==> flow/design.v <==
`timescale 1ps/1ps
module LASER (
	input CLK,
	input RST,
	input [3:0] X,
	input [3:0] Y,
	output reg [3:0] C1X,
	output reg [3:0] C1Y,
	output reg [3:0] C2X,
	output reg [3:0] C2Y,
	output DONE
);
parameter State_Data_Read									= 0,
					State_Calculate_Cover 					= 1,
					State_Next_Circle 							= 2,
					State_Refresh_Max_Cover_Circle	= 3,
					State_Data_Out 									= 4;
reg [2:0] State;
reg [3:0] DATA [39:0][1:0];  
reg [3:0] CNT_X,CNT_Y;
reg [5:0] CNT;
reg [2:0] STEP_CNT;
reg [6:0] ITER;  
reg [8:0] Calculate_REG;
reg [3:0] Distance1,Distance2,Distance3,Distance4;
reg S;
wire [3:0] Set_Circle [1:0];
reg [5:0] Max_Cover,Cover;
reg [3:0] Max_Cover_X,Max_Cover_Y;
reg inC1,inC2;
reg [7:0] sqrd1,sqrd2,sqrd3,sqrd4;
assign Set_Circle[0] = S ? C1X:C2X;
assign Set_Circle[1] = S ? C1Y:C2Y;
assign DONE = State== State_Data_Out ? 1'b1:1'b0;
always@(posedge CLK or posedge RST)begin
	if(RST)begin
		State <= State_Data_Read;	
		S<=0;
		{CNT_Y,CNT_X} <= 0;
		CNT <= 0;
		STEP_CNT <= 0;
		ITER <= 0;
		{Cover,Max_Cover} <= 0;
		{C1X,C1Y,C2X,C2Y} <= 0;
		{Max_Cover_Y,Max_Cover_X} <= 0; 
	end
	else begin
		case(State)
			State_Data_Read								:begin
				if(CNT>=39) begin
					State <= State_Calculate_Cover;
					CNT <= 0;
				end
				else CNT <= CNT+1;
				DATA[CNT][0] <= X;
				DATA[CNT][1] <= Y;
			end
			State_Calculate_Cover 				:begin  
				if(CNT>=39)begin
					State <= State_Next_Circle;
					CNT <= 0;
				end
				else begin
					CNT <= CNT+1;
				end
				if(inC1||inC2)begin
					Cover <= Cover+1;
				end
			end
			State_Next_Circle 						:begin  
				if(Cover>=Max_Cover)begin
					Max_Cover <= Cover;
					Max_Cover_Y <= CNT_Y;
					Max_Cover_X <= CNT_X;
				end
				if(Cover<=3)begin
					if(CNT_Y==15 && (CNT_X+10)>15)begin
						State <= State_Refresh_Max_Cover_Circle;
						CNT_Y <= 0;
						CNT_X <= 0;
					end
					else if((CNT_X+10)>15)begin
						CNT_Y <= CNT_Y+1;
						CNT_X <= 0;
						State <= State_Calculate_Cover;
					end
					else begin
						CNT_X <= CNT_X+10;
						State <= State_Calculate_Cover;
					end
				end
				else if(Cover<=10)begin
					if(CNT_Y==15 && (CNT_X+7)>15)begin
						State <= State_Refresh_Max_Cover_Circle;
						CNT_Y <= 0;
						CNT_X <= 0;
					end
					else if((CNT_X+7)>15)begin
						CNT_Y <= CNT_Y+1;
						CNT_X <= 0;
						State <= State_Calculate_Cover;
					end
					else begin
						CNT_X <= CNT_X+7;
						State <= State_Calculate_Cover;
					end
				end
				else if(Cover<=20)begin
					if(CNT_Y==15 && (CNT_X+3)>15)begin
						State <= State_Refresh_Max_Cover_Circle;
						CNT_Y <= 0;
						CNT_X <= 0;
					end
					else if((CNT_X+3)>15)begin
						CNT_Y <= CNT_Y+1;
						CNT_X <= 0;
						State <= State_Calculate_Cover;
					end
					else begin
						CNT_X <= CNT_X+3;
						State <= State_Calculate_Cover;
					end
				end
				else begin
					{CNT_Y,CNT_X}<= &{CNT_Y,CNT_X} ? 0:{CNT_Y,CNT_X}+1 ;
					State <= &{CNT_Y,CNT_X} ? State_Refresh_Max_Cover_Circle : State_Calculate_Cover;
				end
				Cover<=0;
			end
			State_Refresh_Max_Cover_Circle 	:begin 
				if(  (S&&{Max_Cover_Y,Max_Cover_X}=={C2Y,C2X}) ||
				 			(~S&&{Max_Cover_Y,Max_Cover_X}=={C1Y,C1X}) || (&ITER) ) State <= State_Data_Out;
				else begin 
					if(S) {C2Y,C2X} <= {Max_Cover_Y,Max_Cover_X};
					else {C1Y,C1X} <= {Max_Cover_Y,Max_Cover_X};
					State <= State_Calculate_Cover ; 
				end
				{CNT_Y,CNT_X} <= 0;
				CNT <= 0;
				STEP_CNT <= 0;
				ITER <= ITER+1;
				Cover<=0;
				S <= ~S;
			end
			State_Data_Out 								:begin 
				State <= State_Data_Read;	
				{CNT_Y,CNT_X} <= 0;
				S <= 0;
				CNT <= 0;
				STEP_CNT <= 0;
				ITER <= 0;
				{Cover,Max_Cover} <= 0;
				{C1X,C1Y,C2X,C2Y} <= 0;
				{Max_Cover_Y,Max_Cover_X} <= 0; 
			end
		endcase
	end
end
always@(*)begin
	if(State==State_Calculate_Cover)begin
		Distance1 = (CNT_X>DATA[CNT][0]) ? (CNT_X-DATA[CNT][0]):(DATA[CNT][0]-CNT_X);
		Distance2 = (CNT_Y>DATA[CNT][1]) ? (CNT_Y-DATA[CNT][1]):(DATA[CNT][1]-CNT_Y);	
		sqrd1 = Distance1*Distance1;
		sqrd2 = Distance2*Distance2;
		if( (sqrd1+sqrd2)<=16) inC1 = 1;
		else inC1 = 0;
		Distance3 = (Set_Circle[0]>DATA[CNT][0]) ? (Set_Circle[0]-DATA[CNT][0]):(DATA[CNT][0]-Set_Circle[0]);
		Distance4 = (Set_Circle[1]>DATA[CNT][1]) ? (Set_Circle[1]-DATA[CNT][1]):(DATA[CNT][1]-Set_Circle[1]);
		sqrd4 = Distance3*Distance3;
    sqrd3 = Distance4*Distance4;
		if( (sqrd3+sqrd4)<=16) inC2 = 1;
		else inC2 = 0;
	end
	else {Distance1,Distance2,inC1,inC2} = 0;
end
endmodule
Settings: LEC_CHECK=0, CAP_MARGIN=20, CORE_MARGIN=2, CORE_UTILIZATION=65, CTS_CLUSTER_DIAMETER=57, CTS_CLUSTER_SIZE=64, SETUP_SLACK_MARGIN=-0.57, SLEW_MARGIN=20; clock period 7.18 ns.
run.sh (not shown) runs the stock make flow with config.mk's settings and CLKGATE_MAP_FILE=.
The starting point produced a layout that fails on negative setup slack.
Edit:
Settings changed: CORE_UTILIZATION 65 to 40, CTS_CLUSTER_DIAMETER 57 to not set, CTS_CLUSTER_SIZE 64 to not set, SETUP_SLACK_MARGIN -0.57 to 2.52.
Clock period 7.18 ns to 8.78 ns, I/O delays scaled along.
=>
- The new run passed the timing, DRC and antenna checks
- non-clock buffer count went down by 122
- via count falls by 3.4%
- total power falls by 9.4%
- worst hold slack hardly moves
Edit:
Settings changed: CORE_UTILIZATION 40 to 72, CTS_CLUSTER_SIZE set to 27, PLACE_DENSITY_LB_ADDON set to 0.0, SETUP_SLACK_MARGIN 2.52 to 0.62.
Clock period 8.78 ns to 8.09 ns, I/O delays scaled along.
Result: The new run finished but failed the layout checks on negative setup slack; power rises by a few percent; via count rises by about a fifth; die area falls by well over a third; routed wire length rises by roughly a tenth; clock-buffer cell count rises by 1; setup slack loses 1.3 ns; final cell count falls by a few percent; combinational power rises by about a fifth; final area rises by a few percent; clock power rises by a few percent; sequential share of layout area falls by 0.93 points.
Power and IR drop assume default switching activity.
